// fifo
module fifo(input wire clk,reset,wr,rd, input wire[15:0] d_in, output wire full,empty, output wire[15:0] d_out);
	wire[3:0] front,rear;
	wire[15:0] t;
	wire front_inc,rear_inc,full_,empty_;
	full_empty f0(front,rear,full,empty);
	invert i0(full,full_);
	invert i1(empty,empty_);
	and2 a1(wr,full_,front_inc);
	bin_counter bc0(clk,reset,front_inc,front);
	and2 a2(rd,empty_,rear_inc);
	bin_counter bc1(clk,reset,rear_inc,rear);
	memory m0(clk, reset, front_inc, rear_inc, front, rear, d_in, t);
	dfr16 d0(clk, reset, t, d_out);
endmodule
make LEC_CHECK=0 ABC_AREA=1 CAP_MARGIN=25 CELL_PAD_IN_SITES_DETAIL_PLACEMENT=0 CORE_MARGIN=4 CORE_UTILIZATION=40 CTS_CLUSTER_SIZE=44 GPL_TIMING_DRIVEN=1 MAX_ROUTING_LAYER=met5 PLACE_DENSITY=0.6 SLEW_MARGIN=35 TNS_END_PERCENT=60 finish   # period 5.0 ns
run.sh (not shown) runs the stock make flow with config.mk's settings and CLKGATE_MAP_FILE=.
The starting point completed with no timing, DRC or antenna violations.
Rerun with:
CAP_MARGIN = 20   (was 25)
CELL_PAD_IN_SITES_DETAIL_PLACEMENT = default   (was 0)
CORE_MARGIN = 2   (was 4)
CORE_UTILIZATION = 70   (was 40)
CTS_CLUSTER_SIZE = default   (was 44)
GPL_TIMING_DRIVEN = default   (was 1)
MAX_ROUTING_LAYER = default   (was met5)
PLACE_DENSITY = default   (was 0.6)
SLEW_MARGIN = 20   (was 35)
TNS_END_PERCENT = default   (was 60)
clock period = 2.8 ns   (was 5.0 ns; I/O delays follow)
This time the run died in 5_1_grt with ODB-0269.
Area after synthesis does not change.
Synthesized cell count stays the same.
Die size is lower by 44%.
Rerun with:
ABC_AREA = default   (was 1)
CORE_UTILIZATION = 72   (was 70)
CTS_CLUSTER_SIZE = 31   (was default)
PLACE_DENSITY = 0.6   (was default)
clock period = 3.59 ns   (was 2.8 ns; I/O delays follow)
What happened:
- The new run completed with no timing, DRC or antenna violations
- die area shrinks by about a fifth
- synthesized area shrinks by roughly a tenth
- synthesized cell count shrinks by a quarter to a third

The RTL this note starts from:
==> flow/design.v <==
module invert (input wire i, output wire o);
   assign o = !i;
endmodule
module and2 (input wire i0, i1, output wire o);
  assign o = i0 & i1;
endmodule
module or2 (input wire i0, i1, output wire o);
  assign o = i0 | i1;
endmodule
module xor2 (input wire i0, i1, output wire o);
  assign o = i0 ^ i1;
endmodule
module and3 (input wire i0, i1, i2, output wire o);
   wire t;
   and2 and2_0 (i0, i1, t);
   and2 and2_1 (i2, t, o);
endmodule
module or3 (input wire i0, i1, i2, output wire o);
   wire t;
   or2 or2_0 (i0, i1, t);
   or2 or2_1 (i2, t, o);
endmodule
module xor3 (input wire i0, i1, i2, output wire o);
   wire t;
   xor2 xor2_0 (i0, i1, t);
   xor2 xor2_1 (i2, t, o);
endmodule
module and5(input wire i0, i1, i2, i3, i4, output wire o);
  wire t1;
  and3 a1(i0,i1,i2,t1);
  and3 a2(i3,i4,t1,o);
endmodule
module or5(input wire i0, i1, i2, i3, i4, output wire o);
  wire t1;
  or3 o1(i0,i1,i2,t1);
  or3 o2(i3,i4,t1,o);
endmodule
module mux2 (input wire i0, i1, j, output wire o);
  assign o = (j==0)?i0:i1;
endmodule
module mux4 (input wire [0:3] i, input wire j1, j0, output wire o);
  wire  t0, t1;
  mux2 mux2_0 (i[0], i[1], j0, t0);
  mux2 mux2_1 (i[2], i[3], j0, t1);
  mux2 mux2_2 (t0, t1, j1, o);
endmodule
module mux8 (input wire [0:7] i, input wire j2, j1, j0, output wire o);
  wire  t0, t1;
  mux4 mux4_0 (i[0:3], j1, j0, t0);
  mux4 mux4_1 (i[4:7], j1, j0, t1);
  mux2 mux2_0 (t0, t1, j2, o);
endmodule
module mux16 (input wire [0:15] i, input wire j3, j2, j1, j0, output wire o);
  wire  t0, t1;
  mux8 mux8_0 (i[0:7], j2, j1, j0, t0);
  mux8 mux8_1 (i[8:15], j2, j1, j0, t1);
  mux2 mux2_0 (t0, t1, j3, o);
endmodule
module demux2 (input wire i, j, output wire o0, o1);
  assign o0 = (j==0)?i:1'b0;
  assign o1 = (j==1)?i:1'b0;
endmodule
module demux4 (input wire i, input wire j1, j0, output wire [0:3] o);
  wire  t0, t1;
  demux2 demux2_0 (i, j1, t0, t1);
  demux2 demux2_1 (t0, j0, o[0], o[1]);
  demux2 demux2_2 (t1, j0, o[2], o[3]);
endmodule
module demux8 (input wire i, j2, j1, j0, output wire [0:7] o);
  wire  t0, t1;
  demux2 demux2_0 (i, j2, t0, t1);
  demux4 demux4_0 (t0, j1, j0, o[0:3]);
  demux4 demux4_1 (t1, j1, j0, o[4:7]);
endmodule
module demux16 (input wire i, j3, j2, j1, j0, output wire [0:15] o);
  wire  t0, t1;
  demux2 demux2_0 (i, j3, t0, t1);
  demux8 demux4_0 (t0, j2, j1, j0, o[0:7]);
  demux8 demux4_1 (t1, j2, j1, j0, o[8:15]);
endmodule
module df (input wire clk, in, output wire out);
  reg df_out;
  always@(posedge clk) df_out <= in;
  assign out = df_out;
endmodule
module dfr (input wire clk, reset, in, output wire out);
  wire reset_, df_in;
  invert invert_0 (reset, reset_);
  and2 and2_0 (in, reset_, df_in);
  df df_0 (clk, df_in, out);
endmodule
module dfr16 (input wire clk,reset, input wire [15:0] in, output wire [15:0] out);
  dfr d0(clk,reset, in[0], out[0]);
  dfr d1(clk,reset, in[1], out[1]);
  dfr d2(clk,reset, in[2], out[2]);
  dfr d3(clk,reset, in[3], out[3]);
  dfr d4(clk,reset, in[4], out[4]);
  dfr d5(clk,reset, in[5], out[5]);
  dfr d6(clk,reset, in[6], out[6]);
  dfr d7(clk,reset, in[7], out[7]);
  dfr d8(clk,reset, in[8], out[8]);
  dfr d9(clk,reset, in[9], out[9]);
  dfr d10(clk,reset, in[10], out[10]);
  dfr d11(clk,reset, in[11], out[11]);
  dfr d12(clk,reset, in[12], out[12]);
  dfr d13(clk,reset, in[13], out[13]);
  dfr d14(clk,reset, in[14], out[14]);
  dfr d15(clk,reset, in[15], out[15]);
endmodule
module dfrl (input wire clk, reset, load, in, output wire out);
  wire _in;
  mux2 mux2_0(out, in, load, _in);
  dfr dfr_1(clk, reset, _in, out);
endmodule
module ha(input wire i0, i1, output wire sum, cout);
  xor2 _i0(i0, i1, sum);
  and2 _i1(i0, i1, cout);
endmodule
module fa (input wire i0, i1, cin, output wire sum, cout);
   wire t0, t1, t2;
   xor3 _i0 (i0, i1, cin, sum);
   and2 _i1 (i0, i1, t0);
   and2 _i2 (i1, cin, t1);
   and2 _i3 (cin, i0, t2);
   or3 _i4 (t0, t1, t2, cout);
endmodule
module addsub (input wire addsub, i0, i1, cin, output wire sumdiff, cout);
  wire t;
  fa _i0 (i0, t, cin, sumdiff, cout);
  xor2 _i1 (i1, addsub, t);
endmodule
module bin_counter(input wire clk, reset, in, output wire[3:0] out);
    wire[3:0] t0,t1;
    dfrl d0(clk,reset,in,t0[0],out[0]);
    dfrl d1(clk,reset,in,t0[1],out[1]);
    dfrl d2(clk,reset,in,t0[2],out[2]);
    dfrl d3(clk,reset,in,t0[3],out[3]);
    ha h0(out[0],in,t0[0],t1[0]);
    ha h1(out[1],t1[0],t0[1],t1[1]);
    ha h2(out[2],t1[1],t0[2],t1[2]);
    ha h3(out[3],t1[2],t0[3],t1[3]);
endmodule
module reg_file_slice (input wire clk, reset, wr, rd, input wire [3:0] rd_addr, wr_addr, input wire d_in, output wire d_out);
	wire [0:15] t1,t2;
	wire t3;
	demux16 dm1(wr, wr_addr[3], wr_addr[2], wr_addr[1], wr_addr[0], t1);
	dfrl d0 (clk,reset,t1[0] ,d_in,t2[0]);
	dfrl d1 (clk,reset,t1[1] ,d_in,t2[1]);
	dfrl d2 (clk,reset,t1[2] ,d_in,t2[2]);
	dfrl d3 (clk,reset,t1[3] ,d_in,t2[3]);
	dfrl d4 (clk,reset,t1[4] ,d_in,t2[4]);
	dfrl d5 (clk,reset,t1[5] ,d_in,t2[5]);
	dfrl d6 (clk,reset,t1[6] ,d_in,t2[6]);
	dfrl d7 (clk,reset,t1[7] ,d_in,t2[7]);
	dfrl d8 (clk,reset,t1[8] ,d_in,t2[8]);
	dfrl d9 (clk,reset,t1[9] ,d_in,t2[9]);
	dfrl d10(clk,reset,t1[10],d_in,t2[10]);
	dfrl d11(clk,reset,t1[11],d_in,t2[11]);
	dfrl d12(clk,reset,t1[12],d_in,t2[12]);
	dfrl d13(clk,reset,t1[13],d_in,t2[13]);
	dfrl d14(clk,reset,t1[14],d_in,t2[14]);
    dfrl d15(clk,reset,t1[15],d_in,t2[15]);
	mux16 m1(t2, rd_addr[3], rd_addr[2], rd_addr[1], rd_addr[0], t3);
	and2 a1(t3, rd, d_out);
endmodule
module full_empty(input wire[3:0] front,rear, output wire full, empty);
	wire [3:0] t,out;
	wire t1,t2;
	addsub as1(1, front[0], rear[0], 1, out[0], t[0]);
	addsub as2(1, front[1], rear[1], t[0], out[1], t[1]);
	addsub as3(1, front[2], rear[2], t[1], out[2], t[2]);
	addsub as4(1, front[3], rear[3], t[2], out[3], t[3]);
	invert i1(t[3],t1);
	and5 a1(out[0],out[1],out[2],out[3],1'b1,full);
	or5 o1(out[0],out[1],out[2],out[3],t1,t2);
	invert i2(t2,empty);
endmodule
module memory(input wire clk, reset, wr, rd, input wire[3:0] wr_addr, rd_addr, input wire[15:0] d_in, output wire[15:0] d_out);
	reg_file_slice r0 (clk,reset,wr,rd,rd_addr,wr_addr,d_in[0], d_out[0]);
	reg_file_slice r1 (clk,reset,wr,rd,rd_addr,wr_addr,d_in[1], d_out[1]);
	reg_file_slice r2 (clk,reset,wr,rd,rd_addr,wr_addr,d_in[2], d_out[2]);
	reg_file_slice r3 (clk,reset,wr,rd,rd_addr,wr_addr,d_in[3], d_out[3]);
	reg_file_slice r4 (clk,reset,wr,rd,rd_addr,wr_addr,d_in[4], d_out[4]);
	reg_file_slice r5 (clk,reset,wr,rd,rd_addr,wr_addr,d_in[5], d_out[5]);
	reg_file_slice r6 (clk,reset,wr,rd,rd_addr,wr_addr,d_in[6], d_out[6]);
	reg_file_slice r7 (clk,reset,wr,rd,rd_addr,wr_addr,d_in[7], d_out[7]);
	reg_file_slice r8 (clk,reset,wr,rd,rd_addr,wr_addr,d_in[8], d_out[8]);
	reg_file_slice r9 (clk,reset,wr,rd,rd_addr,wr_addr,d_in[9], d_out[9]);
	reg_file_slice r10(clk,reset,wr,rd,rd_addr,wr_addr,d_in[10],d_out[10]);
	reg_file_slice r11(clk,reset,wr,rd,rd_addr,wr_addr,d_in[11],d_out[11]);
	reg_file_slice r12(clk,reset,wr,rd,rd_addr,wr_addr,d_in[12],d_out[12]);
	reg_file_slice r13(clk,reset,wr,rd,rd_addr,wr_addr,d_in[13],d_out[13]);
	reg_file_slice r14(clk,reset,wr,rd,rd_addr,wr_addr,d_in[14],d_out[14]);
	reg_file_slice r15(clk,reset,wr,rd,rd_addr,wr_addr,d_in[15],d_out[15]);
endmodule
module fifo(input wire clk,reset,wr,rd, input wire[15:0] d_in, output wire full,empty, output wire[15:0] d_out);
	wire[3:0] front,rear;
	wire[15:0] t;
	wire front_inc,rear_inc,full_,empty_;
	full_empty f0(front,rear,full,empty);
	invert i0(full,full_);
	invert i1(empty,empty_);
	and2 a1(wr,full_,front_inc);
	bin_counter bc0(clk,reset,front_inc,front);
	and2 a2(rd,empty_,rear_inc);
	bin_counter bc1(clk,reset,rear_inc,rear);
	memory m0(clk, reset, front_inc, rear_inc, front, rear, d_in, t);
	dfr16 d0(clk, reset, t, d_out);
endmodule
clock: 3.46 ns
lec_check: 0
cap_margin: 20
core_margin: 2
core_utilization: 72
cts_cluster_size: 25
place_density_lb_addon: 0.01
setup_slack_margin: 0.67
slew_margin: 20
The baseline finished but fails on max-capacitance violations, max-slew violations, negative setup slack.
Change:
--- a/flow/config.mk
+++ b/flow/config.mk
@@ -9,6 +9,7 @@
 export CORE_MARGIN = 2
 export CORE_UTILIZATION = 72
+export CTS_CLUSTER_DIAMETER = 374
 export CTS_CLUSTER_SIZE = 25
-export PLACE_DENSITY_LB_ADDON = 0.01
-export SETUP_SLACK_MARGIN = 0.67
+export PLACE_DENSITY_LB_ADDON = 0.16
+export SETUP_SLACK_MARGIN = -0.23
 export SLEW_MARGIN = 20
==> flow/constraint.sdc (replaced) <==
create_clock -name core_clock -period 2.82 [get_ports {clk}]
set_input_delay 0.5640 -clock core_clock [delete_from_list [all_inputs] [get_ports {clk}]]
set_output_delay 0.5640 -clock core_clock [all_outputs]
set_load 0.01 [all_outputs]
Outcome:
- The changed run completed and failed the layout checks on negative setup slack
- core utilization decreases by 8.7 points
- via count came out lower by 17%
- worst hold slack loses 0.0044 ns
- die area does not change
- area after synthesis is unchanged
